## tpumac
module tpumac
 #(parameter BITS_AB=8,
   parameter BITS_C=16)
  (
   input clk, rst_n, WrEn, en,
   input signed [BITS_AB-1:0] Ain,
   input signed [BITS_AB-1:0] Bin,
   input signed [BITS_C-1:0] Cin,
   output reg signed [BITS_AB-1:0] Aout,
   output reg signed [BITS_AB-1:0] Bout,
   output reg signed [BITS_C-1:0] Cout
  );
  reg signed [BITS_C-1:0] Mult;
  reg [BITS_C-1:0] Adder, CMux;
  assign Mult = Ain * Bin;
  assign Adder = Mult + Cout;
  assign CMux = WrEn ? Cin : Adder;
  always@(posedge clk, negedge rst_n) begin
	if (!rst_n) begin
		Aout <= '0;
		Bout <= '0;
		Cout <= '0;
	end
	else if (en) begin
		Aout <= Ain;
		Bout <= Bin;
		Cout <= CMux;
	end
  end
endmodule
Settings: LEC_CHECK=0, CAP_MARGIN=20, CORE_MARGIN=2, CORE_UTILIZATION=72, CTS_CLUSTER_DIAMETER=27, PLACE_DENSITY_LB_ADDON=0.24, SLEW_MARGIN=20, TNS_END_PERCENT=5; clock period 4.95 ns.
run.sh (not shown) runs the stock make flow with config.mk's settings and CLKGATE_MAP_FILE=.
The starting point died in 4_1_cts on DPL-0038.
Then changed:
Settings changed: ABC_AREA set to 1, CORE_UTILIZATION 72 to 68, CTS_CLUSTER_SIZE set to 74, PLACE_DENSITY_LB_ADDON 0.24 to unset, TNS_END_PERCENT 5 to unset.
Now the flow aborted during 5_1_grt with GRT-0232.
Die size grows by 12%.
Synthesized area rose by 6.9%.
Synthesized cell count came out higher by 39%.
Then changed:
Settings changed: CORE_UTILIZATION 68 to 72, CTS_CLUSTER_SIZE 74 to unset, PLACE_DENSITY_LB_ADDON set to 0.19.
What happened: This time the run failed in 4_1_cts (DPL-0033); area after synthesis is unchanged; die area came out lower by 5.3%; synthesized cell count is unchanged.
Then changed:
Settings changed: ABC_AREA 1 to unset, CORE_UTILIZATION 72 to 64, CTS_CLUSTER_DIAMETER 27 to 43, PLACE_DENSITY_LB_ADDON 0.19 to unset.
This time the run reached the layout checks and failed them: negative setup slack.
Die size grows by 5.0%.
Synthesized cell count shrinks by 28%.
Area after synthesis shrinks by 6.4%.
Then changed:
Settings changed: CORE_UTILIZATION 64 to 72, CTS_CLUSTER_DIAMETER 43 to 27, CTS_CLUSTER_SIZE set to 25, PLACE_DENSITY_LB_ADDON set to 0.26.
After rerunning: This time the run ended with an error in 4_1_cts; area after synthesis stays the same; synthesized cell count does not change; die size went down by roughly a tenth.

* * *

The RTL this note starts from:
==> flow/design.v <==
module tpumac
 #(parameter BITS_AB=8,
   parameter BITS_C=16)
  (
   input clk, rst_n, WrEn, en,
   input signed [BITS_AB-1:0] Ain,
   input signed [BITS_AB-1:0] Bin,
   input signed [BITS_C-1:0] Cin,
   output reg signed [BITS_AB-1:0] Aout,
   output reg signed [BITS_AB-1:0] Bout,
   output reg signed [BITS_C-1:0] Cout
  );
  reg signed [BITS_C-1:0] Mult;
  reg [BITS_C-1:0] Adder, CMux;
  assign Mult = Ain * Bin;
  assign Adder = Mult + Cout;
  assign CMux = WrEn ? Cin : Adder;
  always@(posedge clk, negedge rst_n) begin
	if (!rst_n) begin
		Aout <= '0;
		Bout <= '0;
		Cout <= '0;
	end
	else if (en) begin
		Aout <= Ain;
		Bout <= Bin;
		Cout <= CMux;
	end
  end
endmodule
Settings: LEC_CHECK=0, CAP_MARGIN=20, CORE_MARGIN=2, CORE_UTILIZATION=66, SETUP_SLACK_MARGIN=1.14, SLEW_MARGIN=20; clock period 4.46 ns.
The starting point completed, yet does not pass: negative setup slack.
Change:
CORE_UTILIZATION = 72   (was 66)
PLACE_DENSITY_LB_ADDON = 0.24   (was unset)
SETUP_SLACK_MARGIN = -0.26   (was 1.14)
- With this change the flow stopped in 4_1_cts
- area after synthesis is unchanged
- die area goes down by 7.9%
- synthesized cell count stays the same

* * *

// tpumac: RTL as listed in full above, without the edits since
export LEC_CHECK = 0
export CAP_MARGIN = 20
export CORE_MARGIN = 10
export CORE_UTILIZATION = 40
export CTS_CLUSTER_SIZE = 40
export GPL_ROUTABILITY_DRIVEN = 0
export PLACE_DENSITY_LB_ADDON = 0.12
export SLEW_MARGIN = 20
export TNS_END_PERCENT = 60
create_clock -name core_clock -period 5.2 [get_ports {clk}]
The starting point completed with no timing, DRC or antenna violations.
Next try:
Settings changed: CORE_MARGIN 10 to 2, CTS_CLUSTER_DIAMETER from default to 394, CTS_CLUSTER_SIZE 40 to 99, GPL_ROUTABILITY_DRIVEN 0 to default, PLACE_DENSITY_LB_ADDON 0.12 to default, SETUP_SLACK_MARGIN from default to -0.22, TNS_END_PERCENT 60 to default.
What happened:
- The changed run produced a layout that fails on setup timing
- area after synthesis stays the same
- core utilization went down by 0.54 points
- wire length drops by 7.6%
- setup slack degrades by 0.18 ns
- design area decreases by 1.5%
- synthesized cell count stays the same
- via count came out lower by 1.2%
Next try:
Settings changed: CORE_UTILIZATION 40 to 72, CTS_CLUSTER_DIAMETER 394 to 27, CTS_CLUSTER_SIZE 99 to default, PLACE_DENSITY_LB_ADDON from default to 0.27, SETUP_SLACK_MARGIN -0.22 to default, TNS_END_PERCENT from default to 5.
The changed run failed in global routing; synthesized area is unchanged; die size is lower by 43%; synthesized cell count stays the same.
Next try:
Settings changed: CAP_MARGIN 20 to 0, CORE_UTILIZATION 72 to 70, CTS_CLUSTER_SIZE from default to 37, PLACE_DENSITY_LB_ADDON 0.27 to default, TNS_END_PERCENT 5 to default.
=> With this change the flow completed, yet does not pass: setup timing; die area grows by 2.7%; synthesized area does not change; synthesized cell count is unchanged.
